== run A ==
## top
module top(
    input logic clock, reset,
    input logic [9:0] inp,
    output logic [9:0] out
);
    logic [15:0] a, b, y;
    logic [3:0] sel;
    logic signal;
    input_16 in1(.clock, .reset, .data_in(inp), .num1(a), .num2(b), .op(sel), .start(signal));
    fpu_16 calc(.a, .b_ori(b), .sel, .y);
    output_16 out1(.clock, .reset, .ans(y), .done_calc(signal), .data_out(out));
endmodule
export LEC_CHECK = 0
export CAP_MARGIN = 20
export CORE_MARGIN = 2
export CORE_UTILIZATION = 40
export SLEW_MARGIN = 20
create_clock -name core_clock -period 6.75 [get_ports {clock}]
run.sh (not shown) runs the stock make flow with config.mk's settings and CLKGATE_MAP_FILE=.
Although it ran to completion, run A produced a layout that fails the final checks because of negative setup slack.
Input changes introduced in run B (baseline for comparison: run A):
--- a/flow/config.mk
+++ b/flow/config.mk
@@ -6,6 +6,9 @@
 export NUM_CORES = 4
 export LEC_CHECK = 0
+export ABC_AREA = 1
 export CAP_MARGIN = 20
 export CORE_MARGIN = 2
-export CORE_UTILIZATION = 40
+export CORE_UTILIZATION = 16
+export GPL_ROUTABILITY_DRIVEN = 1
 export SLEW_MARGIN = 20
+export TNS_END_PERCENT = 90
==> flow/constraint.sdc <==
create_clock -name core_clock -period 7.14 [get_ports {clock}]
set_input_delay 1.4280 -clock core_clock [delete_from_list [all_inputs] [get_ports {clock}]]
set_output_delay 1.4280 -clock core_clock [all_outputs]
set_load 0.01 [all_outputs]
### Flow results
Register share of the cell area was higher in run B than in run A.
For summed area of non-filler cells in the final layout, dividing the value from run B by the value from run A gives 0.854.
Delta (run B minus run A): total routed wirelength has decreased, global-route usage lower.
Run B: flow complete, layout not clean; failing: negative setup slack
Input changes introduced in run C (baseline for comparison: run B):
==> flow/config.mk <==
export PLATFORM = sky130hd
export DESIGN_NAME = top
export DESIGN_NICKNAME = top
export VERILOG_FILES = /design/flow/design.v
export SDC_FILE = /design/flow/constraint.sdc
export NUM_CORES = 4
export LEC_CHECK = 0
export ABC_AREA = 0
export CAP_MARGIN = 20
export CELL_PAD_IN_SITES_DETAIL_PLACEMENT = 1
export CORE_MARGIN = 5
export CORE_UTILIZATION = 47
export CTS_CLUSTER_DIAMETER = 46
export CTS_CLUSTER_SIZE = 55
export GPL_TIMING_DRIVEN = 0
export HOLD_SLACK_MARGIN = 0.21
export PLACE_DENSITY_LB_ADDON = 0.21
export SETUP_SLACK_MARGIN = 0.06
export SLEW_MARGIN = 5
export TNS_END_PERCENT = 50
==> flow/constraint.sdc <==
create_clock -name core_clock -period 8.72 [get_ports {clock}]
set_input_delay 1.7440 -clock core_clock [delete_from_list [all_inputs] [get_ports {clock}]]
set_output_delay 1.7440 -clock core_clock [all_outputs]
set_load 0.01 [all_outputs]
--- outcome ---
- The runs compared here, run B and run C, all ended either early or with open violations.
- Between run B and run C, the count of endpoints failing setup in the final report is higher for run B.
- Run C has detail-routed via count per cell above what run B had.
- Re and-or/or-and share of the synthesized area: run B was lower than run C.
- [compare] base=run B new=run C: setup slack of the critical path after layout now sits higher.
- | via count | run C vs run B | worse |
- Delta (run C minus run B): final routed wirelength across all metal layers saw an increase, combined global-route utilization of all metal layers has increased.
Relative to run C, the following input files were edited for run D:
==> flow/config.mk <==
export PLATFORM = sky130hd
export DESIGN_NAME = top
export DESIGN_NICKNAME = top
export VERILOG_FILES = /design/flow/design.v
export SDC_FILE = /design/flow/constraint.sdc
export NUM_CORES = 4
export LEC_CHECK = 0
export ABC_AREA = 1
export CAP_MARGIN = 15
export CELL_PAD_IN_SITES_DETAIL_PLACEMENT = 1
export CELL_PAD_IN_SITES_GLOBAL_PLACEMENT = 0
export CORE_MARGIN = 8
export CORE_UTILIZATION = 66
export CTS_CLUSTER_DIAMETER = 359
export GPL_ROUTABILITY_DRIVEN = 1
export GPL_TIMING_DRIVEN = 0
export MAX_ROUTING_LAYER = met5
export MIN_ROUTING_LAYER = met1
export PLACE_DENSITY = 0.6
export SETUP_SLACK_MARGIN = 1.65
export SLEW_MARGIN = 10
export TNS_END_PERCENT = 25
==> flow/constraint.sdc <==
create_clock -name core_clock -period 5.99 [get_ports {clock}]
set_input_delay 1.1980 -clock core_clock [delete_from_list [all_inputs] [get_ports {clock}]]
set_output_delay 1.1980 -clock core_clock [all_outputs]
set_load 0.01 [all_outputs]
### Flow results
For run D, the flow was terminated by a tool error in 3_5_place_dp and produced no final design.
Between run D and run C, the number of cells in Yosys stat is lower for run C.
In the flow results for run D and run C, the floorplan-stage core utilization is larger on run D.
Relative to run C, the area share of and-or/or-and cells after synthesis of run D is lower by 12 points.
Post-synthesis instance area delta (run D − run C): favourable
Against run C, run D comes in 14% lower on floorplan die height.

========
## north
Starting RTL as in the previous note.
clock: 5.03 ns
lec_check: 0
cap_margin: 40
core_margin: 2
core_utilization: 65
cts_cluster_size: 31
hold_slack_margin: 0.3
setup_slack_margin: -0.39
slew_margin: 20
Tool error GRT-0116 stopped north during global routing; no final results.
Edits applied to the flow inputs when going from north to south:
==> flow/config.mk <==
export PLATFORM = sky130hd
export DESIGN_NAME = top
export DESIGN_NICKNAME = top
export VERILOG_FILES = /design/flow/design.v
export SDC_FILE = /design/flow/constraint.sdc
export NUM_CORES = 4
export LEC_CHECK = 0
export CAP_MARGIN = 20
export CORE_MARGIN = 2
export CORE_UTILIZATION = 72
export CTS_CLUSTER_DIAMETER = 28
export CTS_CLUSTER_SIZE = 50
export PLACE_DENSITY = 0.35
export SLEW_MARGIN = 20
==> flow/constraint.sdc <==
create_clock -name core_clock -period 7.84 [get_ports {clock}]
set_input_delay 1.5680 -clock core_clock [delete_from_list [all_inputs] [get_ports {clock}]]
set_output_delay 1.5680 -clock core_clock [all_outputs]
set_load 0.01 [all_outputs]
==> comparison <==
STATUS run=south STAGES=ALL_DONE FINAL_CHECKS=FAILED CAUSE=setup timing
Reported for south and north, synthesized cell count turned out identical to the last digit.
Number of core rows on south is down relative to north.
Comparing south and north, the lower die size was measured on south.
south: number of instances in the placed design about 16% below north
The global placer's final weighted congestion number comes out lower for south vs north.
There was hardly any difference in mux cell area share after synthesis between north and south.

========
Starting RTL as in the previous note.
clock: 5.59 ns
lec_check: 0
cap_margin: 20
core_margin: 2
core_utilization: 66
hold_slack_margin: 0.29
setup_slack_margin: 1.53
slew_margin: 20
tns_end_percent: 5
The first run aborted during 5_1_grt.
Then changed:
- ABC_AREA: unset -> 1
- CORE_ASPECT_RATIO: unset -> 0.5
- CORE_MARGIN: 2 -> 7
- CORE_UTILIZATION: 66 -> 70
- CTS_CLUSTER_DIAMETER: unset -> 204
- CTS_CLUSTER_SIZE: unset -> 100
- HOLD_SLACK_MARGIN: 0.29 -> unset
- PLACE_DENSITY: unset -> 0.66
- SETUP_SLACK_MARGIN: 1.53 -> -0.12
- TNS_END_PERCENT: 5 -> 10
- clock period: 5.59 -> 8.0 ns (I/O delays scaled with it)
=>
- Now the flow finished with negative setup slack left
- synthesized cell count climbs by 13%
- area after synthesis goes down by 5.2%
- die size grows by 2.7%
Then changed:
- ABC_AREA: 1 -> unset
- CORE_ASPECT_RATIO: 0.5 -> unset
- CORE_MARGIN: 7 -> 2
- CORE_UTILIZATION: 70 -> 72
- CTS_CLUSTER_DIAMETER: 204 -> unset
- CTS_CLUSTER_SIZE: 100 -> 50
- PLACE_DENSITY: 0.66 -> 0.76
- SETUP_SLACK_MARGIN: -0.12 -> unset
- TNS_END_PERCENT: 10 -> unset
- clock period: 8.0 -> 7.84 ns (I/O delays scaled with it)
The new run completed, yet does not pass: negative setup slack.
Maximum frequency rose by 4.3%.
Clock skew fell by 0.0093 ns.
Sequential share of layout area fell by 1.0 points.
Via count rose by about 16%.
Routed wire length rose by about 25%.
Synthesized area rose by about 5.5%.
Then changed:
- ABC_AREA: unset -> 0
- CAP_MARGIN: 20 -> 15
- CELL_PAD_IN_SITES_DETAIL_PLACEMENT: unset -> 1
- CELL_PAD_IN_SITES_GLOBAL_PLACEMENT: unset -> 1
- CORE_MARGIN: 2 -> 4
- CORE_UTILIZATION: 72 -> 28
- CTS_CLUSTER_DIAMETER: unset -> 77
- CTS_CLUSTER_SIZE: 50 -> unset
- GPL_ROUTABILITY_DRIVEN: unset -> 1
- GPL_TIMING_DRIVEN: unset -> 0
- MAX_ROUTING_LAYER: unset -> met4
- MIN_ROUTING_LAYER: unset -> met2
- PLACE_DENSITY: 0.76 -> 0.6
- SETUP_SLACK_MARGIN: unset -> -0.01
- SLEW_MARGIN: 20 -> 10
- TNS_END_PERCENT: unset -> 25
- clock period: 7.84 -> 5.99 ns (I/O delays scaled with it)
After rerunning: The new run reached the layout checks and failed them: negative setup slack; via count climbs by 25%; area after synthesis stays the same; global-route usage drops by 7.0 points; final area climbs by 9.2%; worst setup slack got worse by 2.1 ns; worst hold slack got worse by 0.019 ns; sequential share of layout area drops by 0.45 points; clock skew barely changes; fmax drops by 2.8%.
Then changed:
- ABC_AREA: 0 -> unset
- CAP_MARGIN: 15 -> 20
- CELL_PAD_IN_SITES_DETAIL_PLACEMENT: 1 -> unset
- CELL_PAD_IN_SITES_GLOBAL_PLACEMENT: 1 -> unset
- CORE_MARGIN: 4 -> 2
- CORE_UTILIZATION: 28 -> 64
- CTS_CLUSTER_DIAMETER: 77 -> unset
- GPL_ROUTABILITY_DRIVEN: 1 -> unset
- GPL_TIMING_DRIVEN: 0 -> unset
- MAX_ROUTING_LAYER: met4 -> unset
- MIN_ROUTING_LAYER: met2 -> unset
- PLACE_DENSITY: 0.6 -> unset
- SETUP_SLACK_MARGIN: -0.01 -> 1.53
- SLEW_MARGIN: 10 -> 20
- TNS_END_PERCENT: 25 -> unset
- clock period: 5.99 -> 5.59 ns (I/O delays scaled with it)
=>
- The changed run stopped in 5_1_grt, error GRT-0116
- area after synthesis stays the same
- die size fell by 57%
- synthesized cell count stays the same
